Setup of quartz:
// IIR_v
module IIR_v#(
    parameter DW = 16,FW = 15
)(
    input clk,rst_n,en,
    input signed [DW-1:0] din,
    output wire signed [DW-1:0] dout,
    input [31:0]index,
    output wire signed [DW+FW-1:0] dout_W
    );
    IIR#(
        DW,FW
    )IIR_inst(
        clk,rst_n,en,din,dout,index,dout_W
    );
endmodule
clock: 7.43 ns
lec_check: 0
cap_margin: 20
core_margin: 2
core_utilization: 66
cts_cluster_size: 29
place_density_lb_addon: 0.0
setup_slack_margin: 1.84
slew_margin: 20
tns_end_percent: 5
run.sh (not shown) runs the stock make flow with config.mk's settings and CLKGATE_MAP_FILE=.
In quartz the implementation ran to completion but is not tape-out ready, as the final checks report negative setup slack.
Here is what was changed in the inputs of cedar compared with quartz.
Settings: CORE_UTILIZATION now 40, was 66; TNS_END_PERCENT no longer set, was 5; CTS_CLUSTER_SIZE no longer set, was 29; SETUP_SLACK_MARGIN no longer set, was 1.84; PLACE_DENSITY_LB_ADDON no longer set, was 0.0; the clock period (ns, I/O delays scaled along) now 13.5, was 7.43.
[summary]
- Of cedar and quartz, only cedar finishes the flow clean.
- STATUS run=quartz STAGES=ALL_DONE FINAL_CHECKS=FAILED CAUSE=negative setup slack
- cedar: first-pass GRT wire length lower than quartz
- Cmp cedar vs quartz: layout overhead on the synthesized area lower in cedar
- The lower non-clock buffer count came out of cedar.
Modified inputs, sierra compared to cedar
Settings: changing CORE_MARGIN from 2 to 9; setting ABC_AREA to 1 for the first time; setting TNS_END_PERCENT to 15 for the first time; changing CORE_UTILIZATION from 40 to 68; setting CTS_CLUSTER_DIAMETER to 346 for the first time; setting HOLD_SLACK_MARGIN to -0.03 for the first time; setting CTS_CLUSTER_SIZE to 100 for the first time.
Findings:
Compared with cedar, placement density in the core of sierra is higher.
The launching element of the worst setup path comes out din[0] in one run and din[2] in the other, namely in sierra and cedar respectively.
Against cedar, largest net degree at the start of global routing in sierra fell by a little under 10%.
Delta(number of multi-input combinational cells, sierra - cedar) > 0
Maximum frequency in sierra is 0.31% higher than in cedar
Against cedar, number of tapcells in sierra fell by more than a quarter.
The final critical-path setup slack number comes out lower for cedar vs sierra.
Of sierra and cedar, the lower synthesized cell count belongs to cedar.
[inputs] xenon vs sierra
Settings: an added PLACE_DENSITY of 0.92; a change of CORE_UTILIZATION from 68 to 37; a change of ABC_AREA from 1 to 0; a change of CORE_MARGIN from 9 to 2.
--- outcome ---
- xenon finished all stages; however, its layout fails the closing checks, the failures being negative setup slack.
- On xenon: final count of negative-setup-slack endpoints is 14 higher than what sierra gave.
- Share of cell area taken by multi-input logic gates: sierra and xenon compared, higher one is sierra
- And-or/or-and share of the synthesized area sits lower in xenon than in sierra.
- xenon vs. sierra: largest stage delay on the critical path went up by 0.33 ns; total detailed-routing wirelength rose about 17%.


## MS
Starting RTL as in the previous note.
export LEC_CHECK = 0
export CAP_MARGIN = 20
export CORE_MARGIN = 2
export CORE_UTILIZATION = 72
export CTS_CLUSTER_SIZE = 29
export PLACE_DENSITY_LB_ADDON = 0.0
export SETUP_SLACK_MARGIN = 1.84
export SLEW_MARGIN = 20
export TNS_END_PERCENT = 5
create_clock -name core_clock -period 7.43 [get_ports {clk}]
In the summary table, MS is marked failed, with error GRT-0116 raised in 5_1_grt.
[inputs] TR vs MS
- CORE_UTILIZATION now 64, was 72
- PLACE_DENSITY_LB_ADDON no longer set, was 0.0
- SETUP_SLACK_MARGIN no longer set, was 1.84
- TNS_END_PERCENT no longer set, was 5
- CTS_CLUSTER_SIZE no longer set, was 29
- the clock period (ns, I/O delays scaled along) now 17.4, was 7.43
Notes after the runs:
TR finished all stages; the layout is clean.
Diff MS -> TR: die outline area higher, post-cts sizing count down 332.
Max area inside the core boundary across TR and MS: TR
